Setup of wip/nickel:
Design microprocessor, start of the top module:
module microprocessor(
  input             clk,
  input             sys_rst,
  input      [15:0] din,
  output     [15:0] dout,
  output     [15:0] imem_addr,
  input      [31:0] imem_data,
  output     [15:0] dmem_addr,
  output            dmem_we,
  input      [15:0] dmem_rdata,
  output            halted
);
reg [31:0] IR;             
reg [15:0] GPR [31:0];     
reg [15:0] SGPR;           
reg [15:0] PC;
reg sign, zero, overflow, carry;
reg jmp_flag;
reg stop;
localparam [2:0] idle            = 3'd0;   
localparam [2:0] fetch_inst      = 3'd1;   
localparam [2:0] dec_exec_inst   = 3'd2;   
localparam [2:0] next_inst       = 3'd3;   
localparam [2:0] sense_halt      = 3'd4;   
reg [2:0] state, next_state;
wire [15:0] src1 = GPR[IR[21:17]];
wire [15:0] src2 = IR[16] ? IR[15:0] : GPR[IR[15:11]];
wire [15:0] rdv  = GPR[IR[26:22]];
wire [16:0] sum     = {1'b0, src1} + {1'b0, src2};
wire [15:0] diff    = src1 - src2;
wire [31:0] mul_res = src1 * src2;
wire [15:0] quot    = (src2 == 16'd0) ? 16'hFFFF : (src1 / src2);
reg        wr_en;
reg [15:0] wr_val;
reg        jmp_n;
reg        stop_n;
always @(*) begin
  wr_en  = 1'b1;
  wr_val = rdv;
  jmp_n  = 1'b0;
  stop_n = 1'b0;
  case (IR[31:27])
    5'b00000 : wr_val = SGPR;
    5'b00001     : wr_val = IR[16] ? IR[15:0] : src1;
    5'b00010     : wr_val = sum[15:0];
    5'b00011     : wr_val = diff;
    5'b00100     : wr_val = mul_res[15:0];
    5'b00101     : wr_val = quot;
    5'b00110     : wr_val = src1 | src2;
    5'b00111    : wr_val = src1 & src2;
    5'b01000    : wr_val = src1 ^ src2;
    5'b01001   : wr_val = src1 ~^ src2;
  ...
clock: 30.0 ns
lec_check: 0
cap_margin: 20
core_margin: 2
core_utilization: 30
slew_margin: 20
run.sh (not shown) runs the stock make flow with config.mk's settings and CLKGATE_MAP_FILE=.
wip/nickel was carried through to the last stage, and its layout satisfied the timing, DRC and antenna checks.
Setup changes, wip/nickel to wip/delta
- ABC_AREA now 1, previously not set
- CORE_UTILIZATION now 52, was 30
- the clock period (ns, I/O delays scaled along) now 16.3, was 30.0
==> comparison <==
wip/delta finished all stages; layout check result: FAIL, due to setup timing.
Compared with wip/nickel, via count in wip/delta increased by more than a quarter.
Relative to wip/nickel, the overall power after layout measured on wip/delta has increased by more than half.
In wip/delta the worst setup slack turned out 14.68 ns lower than in wip/nickel.
wip/delta has length of the first detailed-routing pass in iterations above what wip/nickel had.
Comparing wip/nickel and wip/delta, number of core rows is lower on wip/delta.
The lower clock network power share of wip/nickel and wip/delta is in wip/nickel.
The initial core utilization reported for wip/delta is greater than that of wip/nickel by 22 points.
wip/nickel -> wip/delta: detailed-route wire length increased by more than 10%
Modified inputs, wip/amber compared to wip/delta
- CORE_UTILIZATION now 58, was 52
- ABC_AREA no longer set, was 1
## What came out
Every stage of wip/amber finished as expected; the final checks, on the other hand, flagged setup timing, which means the layout fails. On power share of the clock group, the higher figure sits with wip/delta, not wip/amber. Initial antenna violation count (wip/amber over wip/delta): increase, 8. Post-layout worst setup margin improves in wip/amber relative to wip/delta. Compared with wip/delta, wip/amber shows routed via count divided by cell count that has gone up by a little under 10%. From wip/delta to wip/amber the numbers moved as follows: area after detailed placement up 950 sq um, count of clock-buffer cells in the layout down about 10%, cell-internal power flat, layout overhead on the synthesized area up 3.4 points, final hold slack down 0.033 ns. According to the power report, total power for wip/amber is higher than for wip/delta. Compared with wip/delta, wip/amber shows a post-route core utilization that is 9.5 points higher.
What wip/zinc does differently from wip/amber at the input level:
- SETUP_SLACK_MARGIN newly set to 4.18
- ABC_AREA newly set to 1
[summary]
- STATUS run=wip/zinc STAGES=ALL_DONE FINAL_CHECKS=FAILED CAUSE=setup timing
- wip/zinc vs. wip/amber: number of cells produced by synthesis increased about 50%, number of cells in the design after placement now sits higher, sequential share of layout area picked up an extra 0.22 points.
- STATUS synthesized area: wip/zinc loses against wip/amber
- Against wip/amber as the reference, wip/zinc delivers a higher yosys synthesis chip area.
- On required time of the worst setup path, wip/zinc and wip/amber are neck and neck.
- The lower number of antenna repair diodes came out of wip/zinc.


== run A ==
Starting RTL as in the previous note.
==> flow/config.mk <==
export PLATFORM = sky130hd
export DESIGN_NAME = microprocessor
export DESIGN_NICKNAME = microprocessor
export VERILOG_FILES = /design/flow/design.v
export SDC_FILE = /design/flow/constraint.sdc
export NUM_CORES = 4
export LEC_CHECK = 0
export CAP_MARGIN = 20
export CORE_MARGIN = 2
export CORE_UTILIZATION = 30
export SLEW_MARGIN = 20
==> flow/constraint.sdc <==
create_clock -name core_clock -period 29.4 [get_ports {clk}]
set_input_delay 5.8800 -clock core_clock [delete_from_list [all_inputs] [get_ports {clk}]]
set_output_delay 5.8800 -clock core_clock [all_outputs]
set_load 0.01 [all_outputs]
Run A was carried through to the last stage, and its layout satisfied the timing, DRC and antenna checks.
Relative to run A, the following input files were edited for run B:
- CORE_UTILIZATION changed from 30 to 72
- ABC_AREA newly set to 0
- CTS_CLUSTER_SIZE newly set to 24
- SETUP_SLACK_MARGIN newly set to 4.35
- PLACE_DENSITY_LB_ADDON newly set to 0.0
- the clock period (ns, I/O delays scaled along) changed from 29.4 to 15.0
--- outcome ---
- Run B never completed, since it errored out during 5_1_grt.
- Looking at global placer's final weighted congestion, run B sits above run A.
- Of run B and run A, run A shows the higher setup slack after placement, with run B below it.
- Number of placed cells counting well taps, run B vs run A: down by more than 10%
- Run B has die extent in y below what run A had.
- Diff run A -> run B: area share of and/or/nand/nor cells after synthesis essentially unchanged; die extent in x went down 35%.
--- input diff run B..run C ---
- SETUP_SLACK_MARGIN: 4.35 -> 4.17
--- outcome ---
- From run B to run C, synthesized cell count did not move at all.
- Run C -> run B: clock net sink count delta 0, exact match
- Run C did not finish: a tool error stopped it during 5_1_grt.
- Changes observed in run C relative to run B: number of primary I/O pins roughly the same, chip area roughly the same.
Relative to run C, the following input files were edited for run D:
- ABC_AREA now 1, was 0
- SETUP_SLACK_MARGIN now 4.2, was 4.17
- CTS_CLUSTER_SIZE no longer set, was 24
- PLACE_DENSITY_LB_ADDON no longer set, was 0.0
- CORE_UTILIZATION now 58, was 72
- the clock period (ns, I/O delays scaled along) now 16.3, was 15.0
[summary]
- Nothing crashed in run D and all stages finished; the problem is that the final layout failed, the offending checks being setup timing.
- Run D vs run C, count of instantiated cells in the yosys netlist went up by about 50%.
- Synthesized cell count delta for run D relative to run C: 49% higher
- The number of buffers added by the clock tree synthesis step reported for run D is greater than that of run C by about 20%.
- Area after synthesis: run D higher than run C
- Compared with run C, run D shows a higher area of the synthesized netlist per yosys stat.
- Average cell area after synthesis in run D is 3.6 µm² lower than in run C
- Run D: share of synthesized cell area in and-or and or-and compound cells 2.6 points above run C
- Taking run C as the reference, in run D number of gates given a new drive strength after cts shows a reduction of 130; height of the die picked up an extra about 12%.


Starting RTL as in the previous note.
## microprocessor
module microprocessor(
  input             clk,
  input             sys_rst,
  input      [15:0] din,
  output     [15:0] dout,
  output     [15:0] imem_addr,
  input      [31:0] imem_data,
  output     [15:0] dmem_addr,
  output            dmem_we,
  input      [15:0] dmem_rdata,
  output            halted
);
reg [31:0] IR;             
reg [15:0] GPR [31:0];     
reg [15:0] SGPR;           
reg [15:0] PC;
reg sign, zero, overflow, carry;
reg jmp_flag;
reg stop;
localparam [2:0] idle            = 3'd0;   
localparam [2:0] fetch_inst      = 3'd1;   
localparam [2:0] dec_exec_inst   = 3'd2;   
localparam [2:0] next_inst       = 3'd3;   
localparam [2:0] sense_halt      = 3'd4;   
reg [2:0] state, next_state;
wire [15:0] src1 = GPR[IR[21:17]];
wire [15:0] src2 = IR[16] ? IR[15:0] : GPR[IR[15:11]];
wire [15:0] rdv  = GPR[IR[26:22]];
wire [16:0] sum     = {1'b0, src1} + {1'b0, src2};
wire [15:0] diff    = src1 - src2;
wire [31:0] mul_res = src1 * src2;
wire [15:0] quot    = (src2 == 16'd0) ? 16'hFFFF : (src1 / src2);
reg        wr_en;
reg [15:0] wr_val;
reg        jmp_n;
reg        stop_n;
always @(*) begin
  wr_en  = 1'b1;
  wr_val = rdv;
  jmp_n  = 1'b0;
  stop_n = 1'b0;
  case (IR[31:27])
    5'b00000 : wr_val = SGPR;
    5'b00001     : wr_val = IR[16] ? IR[15:0] : src1;
    5'b00010     : wr_val = sum[15:0];
    5'b00011     : wr_val = diff;
    5'b00100     : wr_val = mul_res[15:0];
    5'b00101     : wr_val = quot;
    5'b00110     : wr_val = src1 | src2;
    5'b00111    : wr_val = src1 & src2;
    5'b01000    : wr_val = src1 ^ src2;
    5'b01001   : wr_val = src1 ~^ src2;
    5'b01010   : wr_val = ~(src1 & src2);
    5'b01011    : wr_val = ~(src1 | src2);
    5'b01100    : wr_val = IR[16] ? ~IR[15:0] : ~src1;
    5'b01111 : wr_val = dmem_rdata;
    default  : wr_en = 1'b0;
  endcase
  case (IR[31:27])
    5'b10000        : jmp_n = 1'b1;
    5'b10001      : jmp_n = carry;
    5'b10011       : jmp_n = sign;
    5'b10101       : jmp_n = zero;
    5'b10111   : jmp_n = overflow;
    5'b10010    : jmp_n = ~carry;
    5'b10100     : jmp_n = ~sign;
    5'b10110     : jmp_n = ~zero;
    5'b11000 : jmp_n = ~overflow;
    5'b11001        : stop_n = 1'b1;
    default      : ;
  endcase
end
wire [15:0] rd_new = wr_en ? wr_val : rdv;
  ...
Settings: LEC_CHECK=0, ABC_AREA=0, CAP_MARGIN=20, CELL_PAD_IN_SITES_GLOBAL_PLACEMENT=0, CORE_MARGIN=2, CORE_UTILIZATION=68, CTS_CLUSTER_DIAMETER=28, GPL_ROUTABILITY_DRIVEN=1, GPL_TIMING_DRIVEN=1, MAX_ROUTING_LAYER=met4, SETUP_SLACK_MARGIN=3.73, SLEW_MARGIN=20; clock period 28.9 ns.
The baseline did not get past global routing (5_1_grt) on GRT-0232.
Rerun with:
==> flow/config.mk (replaced) <==
export PLATFORM = sky130hd
export DESIGN_NAME = microprocessor
export DESIGN_NICKNAME = microprocessor
export VERILOG_FILES = /design/flow/design.v
export SDC_FILE = /design/flow/constraint.sdc
export NUM_CORES = 4
export LEC_CHECK = 0
export ABC_AREA = 0
export CAP_MARGIN = 20
export CELL_PAD_IN_SITES_GLOBAL_PLACEMENT = 1
export CORE_MARGIN = 2
export CORE_UTILIZATION = 57
export CTS_CLUSTER_DIAMETER = 182
export GPL_ROUTABILITY_DRIVEN = 0
export GPL_TIMING_DRIVEN = 1
export SLEW_MARGIN = 20
==> flow/constraint.sdc (replaced) <==
create_clock -name core_clock -period 17.9 [get_ports {clk}]
set_input_delay 3.5800 -clock core_clock [delete_from_list [all_inputs] [get_ports {clk}]]
set_output_delay 3.5800 -clock core_clock [all_outputs]
set_load 0.01 [all_outputs]
Outcome: This time the run finished but failed the layout checks on negative setup slack; synthesized cell count does not change; die area grows by 19%; area after synthesis is unchanged.
Rerun with:
--- a/flow/config.mk
+++ b/flow/config.mk
@@ -10,7 +10,10 @@
 export CELL_PAD_IN_SITES_GLOBAL_PLACEMENT = 1
 export CORE_MARGIN = 2
-export CORE_UTILIZATION = 57
-export CTS_CLUSTER_DIAMETER = 182
-export GPL_ROUTABILITY_DRIVEN = 0
+export CORE_UTILIZATION = 72
+export CTS_CLUSTER_DIAMETER = 96
+export CTS_CLUSTER_SIZE = 27
+export GPL_ROUTABILITY_DRIVEN = 1
 export GPL_TIMING_DRIVEN = 1
+export SETUP_SLACK_MARGIN = -1.22
 export SLEW_MARGIN = 20
+export TNS_END_PERCENT = 5
==> flow/constraint.sdc (replaced) <==
create_clock -name core_clock -period 15.4 [get_ports {clk}]
set_input_delay 3.0800 -clock core_clock [delete_from_list [all_inputs] [get_ports {clk}]]
set_output_delay 3.0800 -clock core_clock [all_outputs]
set_load 0.01 [all_outputs]
=>
- The changed run did not get past global routing (5_1_grt)
- die area shrinks by 21%
- synthesized area is unchanged
- synthesized cell count does not change
No activity file was given, so power comes from the tool's default toggle rates.
